Setup of v6:
Design axi_gpio_expanded, start of the top module:
module axi_gpio_expanded
#(
    parameter C_ALL_INPUTS        = 0,             
    parameter C_ALL_OUTPUTS       = 0,             
    parameter C_GPIO_WIDTH        = 32,            
    parameter C_DOUT_DEFAULT      = 32'h00000000,  
    parameter C_TRI_DEFAULT       = 32'hFFFFFFFF,  
    parameter C_IS_DUAL           = 1,             
    parameter C_ALL_INPUTS_2      = 0,             
    parameter C_ALL_OUTPUTS_2     = 0,             
    parameter C_GPIO2_WIDTH       = 32,            
    parameter C_DOUT_DEFAULT_2    = 32'h00000000,  
    parameter C_TRI_DEFAULT_2     = 32'hFFFFFFFF,  
    parameter C_INTERRUPT_PRESENT = 1              
)
(
    input logic ACLK,     
    input logic ARESETn,  
    input  logic              [8:2] AWADDR,    
    input  logic              [2:0] AWPROT,    
    input  logic                    AWVALID,   
    output logic                    AWREADY,   
    input  logic             [31:0] WDATA,   
    input  logic              [3:0] WSTRB,   
    input  logic                    WVALID,  
    output logic                    WREADY,  
    output logic              [1:0] BRESP,   
    output logic                    BVALID,  
    input  logic                    BREADY,  
    input  logic              [8:2] ARADDR,    
    input  logic              [2:0] ARPROT,    
    input  logic                    ARVALID,   
    output logic                    ARREADY,   
    output logic             [31:0] RDATA,   
    output logic              [1:0] RRESP,   
    output logic                    RVALID,  
    input  logic                    RREADY,  
    output logic ip2intc_irpt,                    
    input  logic  [C_GPIO_WIDTH-1:0] gpio_io_i,   
    output logic  [C_GPIO_WIDTH-1:0] gpio_io_o,   
    output logic  [C_GPIO_WIDTH-1:0] gpio_io_t,   
    input  logic [C_GPIO2_WIDTH-1:0] gpio2_io_i,  
    output logic [C_GPIO2_WIDTH-1:0] gpio2_io_o,  
    output logic [C_GPIO2_WIDTH-1:0] gpio2_io_t   
);
clock: 1.69 ns
lec_check: 0
cap_margin: 20
core_margin: 2
core_utilization: 68
cts_cluster_size: 33
hold_slack_margin: 0.29
setup_slack_margin: -0.13
slew_margin: 20
run.sh (not shown) runs the stock make flow with config.mk's settings and CLKGATE_MAP_FILE=.
Flow for v6 halted at 4_1_cts, error code DPL-0038.
Inputs modified between v6 and v7:
--- a/flow/config.mk
+++ b/flow/config.mk
@@ -8,7 +8,4 @@
 export CAP_MARGIN = 20
 export CORE_MARGIN = 2
-export CORE_UTILIZATION = 68
-export CTS_CLUSTER_SIZE = 33
-export HOLD_SLACK_MARGIN = 0.29
-export SETUP_SLACK_MARGIN = -0.13
+export CORE_UTILIZATION = 40
 export SLEW_MARGIN = 20
==> flow/constraint.sdc <==
create_clock -name core_clock -period 5.28 [get_ports {ACLK}]
set_input_delay 1.0560 -clock core_clock [delete_from_list [all_inputs] [get_ports {ACLK}]]
set_output_delay 1.0560 -clock core_clock [all_outputs]
set_load 0.01 [all_outputs]
[summary]
v6 and v7 ended up with nearly the same post-synthesis cell count from yosys. Compared with v6, in v7 xor/xnor cell area share of the yosys netlist held steady; routability congestion estimate -about 10%. v7 vs v6 on worst setup timing slack at the placement stage: v7 is the higher one. Vertical die dimension delta for v7 relative to v6: 29% higher. Core area (lower): v6. v7 completed; timing, DRC and antenna clean. Die area in v7 vs v6: up about 70%. Looking only at number of instances in the placed design, and setting everything else aside, the higher value of v6 and v7 goes to v7. v7: row count is about 30% higher than what v6 reported. Taking v7 as 1.0, v6 lands at 1.11 on detailed placer's ending HPWL. X dimension of the die came out higher on v7 than on v6.


## alpha
axi_gpio_expanded again, from the RTL that the note above started with.
clock: 3.19 ns
lec_check: 0
abc_area: 0
cap_margin: 20
cell_pad_in_sites_detail_placement: 0
cell_pad_in_sites_global_placement: 0
core_aspect_ratio: 0.51
core_margin: 2
core_utilization: 58
cts_cluster_size: 90
gpl_routability_driven: 1
gpl_timing_driven: 1
max_routing_layer: met4
place_density: 0.35
slew_margin: 20
alpha closes out successfully: all stages finished, all timing, DRC and antenna checks passed.
Input-level comparison between beta and alpha:
# alpha
export LEC_CHECK = 0
export ABC_AREA = 0
export CAP_MARGIN = 20
export CELL_PAD_IN_SITES_DETAIL_PLACEMENT = 0
export CELL_PAD_IN_SITES_GLOBAL_PLACEMENT = 0
export CORE_ASPECT_RATIO = 0.51
export CORE_MARGIN = 2
export CORE_UTILIZATION = 58
export CTS_CLUSTER_SIZE = 90
export GPL_ROUTABILITY_DRIVEN = 1
export GPL_TIMING_DRIVEN = 1
export MAX_ROUTING_LAYER = met4
export PLACE_DENSITY = 0.35
export SLEW_MARGIN = 20
create_clock -name core_clock -period 3.19 [get_ports {ACLK}]
# beta
export LEC_CHECK = 0
export CAP_MARGIN = 20
export CORE_MARGIN = 2
export CORE_UTILIZATION = 11
export SLEW_MARGIN = 20
create_clock -name core_clock -period 6.61 [get_ports {ACLK}]
==> results <==
The data required time of the worst path in beta was higher than what alpha gave.
When beta is set beside alpha, its total vias in the final route turns out to be about 2% smaller.
Diff alpha -> beta | critical path depth | increase of 1
Number of antenna violations at the first check in global routing: beta > alpha
Looking at top routing layer in use, the met4 result is from alpha; the met5 one comes from beta.
Wire length of the first global-routing pass came out higher on beta than on alpha.
[inputs] gamma vs beta
# beta
export LEC_CHECK = 0
export CAP_MARGIN = 20
export CORE_MARGIN = 2
export CORE_UTILIZATION = 11
export SLEW_MARGIN = 20
create_clock -name core_clock -period 6.61 [get_ports {ACLK}]
# gamma
export LEC_CHECK = 0
export CAP_MARGIN = 20
export CORE_MARGIN = 2
export CORE_UTILIZATION = 63
export SLEW_MARGIN = 20
create_clock -name core_clock -period 6.61 [get_ports {ACLK}]
Results
- Initial antenna violation count in gamma vs beta: down 11
- The combinational share of cell area in gamma was higher than what beta gave.
- According to the power report, total power for gamma is lower than for beta.
Setup changes, gamma to delta
# gamma
export LEC_CHECK = 0
export CAP_MARGIN = 20
export CORE_MARGIN = 2
export CORE_UTILIZATION = 63
export SLEW_MARGIN = 20
create_clock -name core_clock -period 6.61 [get_ports {ACLK}]
# delta
export LEC_CHECK = 0
export CAP_MARGIN = 20
export CORE_MARGIN = 2
export CORE_UTILIZATION = 63
export CTS_CLUSTER_SIZE = 33
export HOLD_SLACK_MARGIN = 0.29
export SETUP_SLACK_MARGIN = -0.13
export SLEW_MARGIN = 20
create_clock -name core_clock -period 1.69 [get_ports {ACLK}]
### Flow results
What ended delta was a tool error in global routing; the run never finished. Relative to gamma, worst slack at placement has decreased by 3.41 ns in delta. The number of hold buffers added after CTS reported for delta is greater than that of gamma by 62. Taking gamma as the reference, in delta post-synth tally of flip-flops with integrated enable ~0 delta; buffers inserted during post-CTS setup optimization picked up an extra 3.


Starting RTL as in the previous note.
Settings: LEC_CHECK=0, ABC_AREA=1, CAP_MARGIN=25, CELL_PAD_IN_SITES_DETAIL_PLACEMENT=2, CELL_PAD_IN_SITES_GLOBAL_PLACEMENT=3, CORE_MARGIN=7, CORE_UTILIZATION=25, GPL_ROUTABILITY_DRIVEN=0, GPL_TIMING_DRIVEN=1, HOLD_SLACK_MARGIN=0.19, MAX_ROUTING_LAYER=met4, MIN_ROUTING_LAYER=met2, SLEW_MARGIN=20, TNS_END_PERCENT=40; clock period 4.62 ns.
Next try:
ABC_AREA = unset   (was 1)
CAP_MARGIN = 20   (was 25)
CELL_PAD_IN_SITES_DETAIL_PLACEMENT = unset   (was 2)
CELL_PAD_IN_SITES_GLOBAL_PLACEMENT = unset   (was 3)
CORE_MARGIN = 2   (was 7)
CORE_UTILIZATION = 40   (was 25)
GPL_ROUTABILITY_DRIVEN = unset   (was 0)
GPL_TIMING_DRIVEN = unset   (was 1)
HOLD_SLACK_MARGIN = unset   (was 0.19)
MAX_ROUTING_LAYER = unset   (was met4)
MIN_ROUTING_LAYER = unset   (was met2)
TNS_END_PERCENT = unset   (was 40)
clock period = 3.04 ns   (was 4.62 ns; I/O delays follow)
The changed run produced a clean layout.
Die size falls by 46%.
Worst setup slack got worse by 0.96 ns.
Global-route usage falls by 4.8 points.
Wire length falls by about 30%.
Critical path depth rises by 1.
Next try:
CORE_UTILIZATION = 59   (was 40)
CTS_CLUSTER_SIZE = 38   (was unset)
HOLD_SLACK_MARGIN = 0.29   (was unset)
clock period = 1.69 ns   (was 3.04 ns; I/O delays follow)
Outcome: Now the flow finished but fails on setup timing; power increases by 72%; critical path depth decreases by 2; flip-flop count does not change; global-route usage increases by 16 points; wire length increases by 21%; hold slack got worse by 0.050 ns; cell count is about the same.
Next try:
CORE_UTILIZATION = 68   (was 59)
CTS_CLUSTER_SIZE = 25   (was 38)
clock period = 1.88 ns   (was 1.69 ns; I/O delays follow)
Outcome: With this change the flow aborted during clock tree synthesis, error DPL-0038; area after synthesis is unchanged; die area drops by roughly a tenth; synthesized cell count is unchanged.
Next try:
CTS_CLUSTER_SIZE = 20   (was 25)
HOLD_SLACK_MARGIN = unset   (was 0.29)
clock period = 1.99 ns   (was 1.88 ns; I/O delays follow)
Effect:
- This time the run stopped in global routing on GRT-0116
- area after synthesis stays the same
- synthesized cell count is unchanged
- die area does not change


axi_gpio_expanded again, from the RTL that the note above started with.
make LEC_CHECK=0 ABC_AREA=0 CAP_MARGIN=20 CELL_PAD_IN_SITES_DETAIL_PLACEMENT=0 CELL_PAD_IN_SITES_GLOBAL_PLACEMENT=0 CORE_ASPECT_RATIO=0.99 CORE_MARGIN=2 CORE_UTILIZATION=72 GPL_ROUTABILITY_DRIVEN=0 GPL_TIMING_DRIVEN=1 MAX_ROUTING_LAYER=met5 SETUP_SLACK_MARGIN=0.51 SLEW_MARGIN=20 TNS_END_PERCENT=5 finish   # period 1.73 ns
The starting point stopped in clock tree synthesis.
Change:
- CORE_UTILIZATION: 72 -> 67
- CTS_CLUSTER_SIZE: default -> 37
- SETUP_SLACK_MARGIN: 0.51 -> default
- TNS_END_PERCENT: 5 -> default
- clock period: 1.73 -> 1.87 ns (I/O delays scaled with it)
After rerunning: The new run ended with an error in global routing (GRT-0116); synthesized cell count does not change; synthesized area does not change; die size came out higher by about 7%.
Change:
- CORE_UTILIZATION: 67 -> 59
- CTS_CLUSTER_SIZE: 37 -> default
- clock period: 1.87 -> 1.73 ns (I/O delays scaled with it)
What happened: With this change the flow produced a layout that fails on negative setup slack. Synthesized area does not change. Die area rose by 13%. Synthesized cell count stays the same.
Change:
- ABC_AREA: 0 -> default
- CELL_PAD_IN_SITES_DETAIL_PLACEMENT: 0 -> default
- CELL_PAD_IN_SITES_GLOBAL_PLACEMENT: 0 -> default
- CORE_ASPECT_RATIO: 0.99 -> default
- GPL_ROUTABILITY_DRIVEN: 0 -> default
- GPL_TIMING_DRIVEN: 1 -> default
- MAX_ROUTING_LAYER: met5 -> default
- clock period: 1.73 -> 3.29 ns (I/O delays scaled with it)
This time the run ran to the end with no violations; register-to-register slack improves by 1.4 ns; die size is about the same; count of clock-buffer cells in the layout climbs by 7; core utilization drops by 6.7 points; worst setup slack improves by 1.0 ns; cell area drops by 6.3%; cell count decreases by 3.4%.
Power and IR drop assume default switching activity.
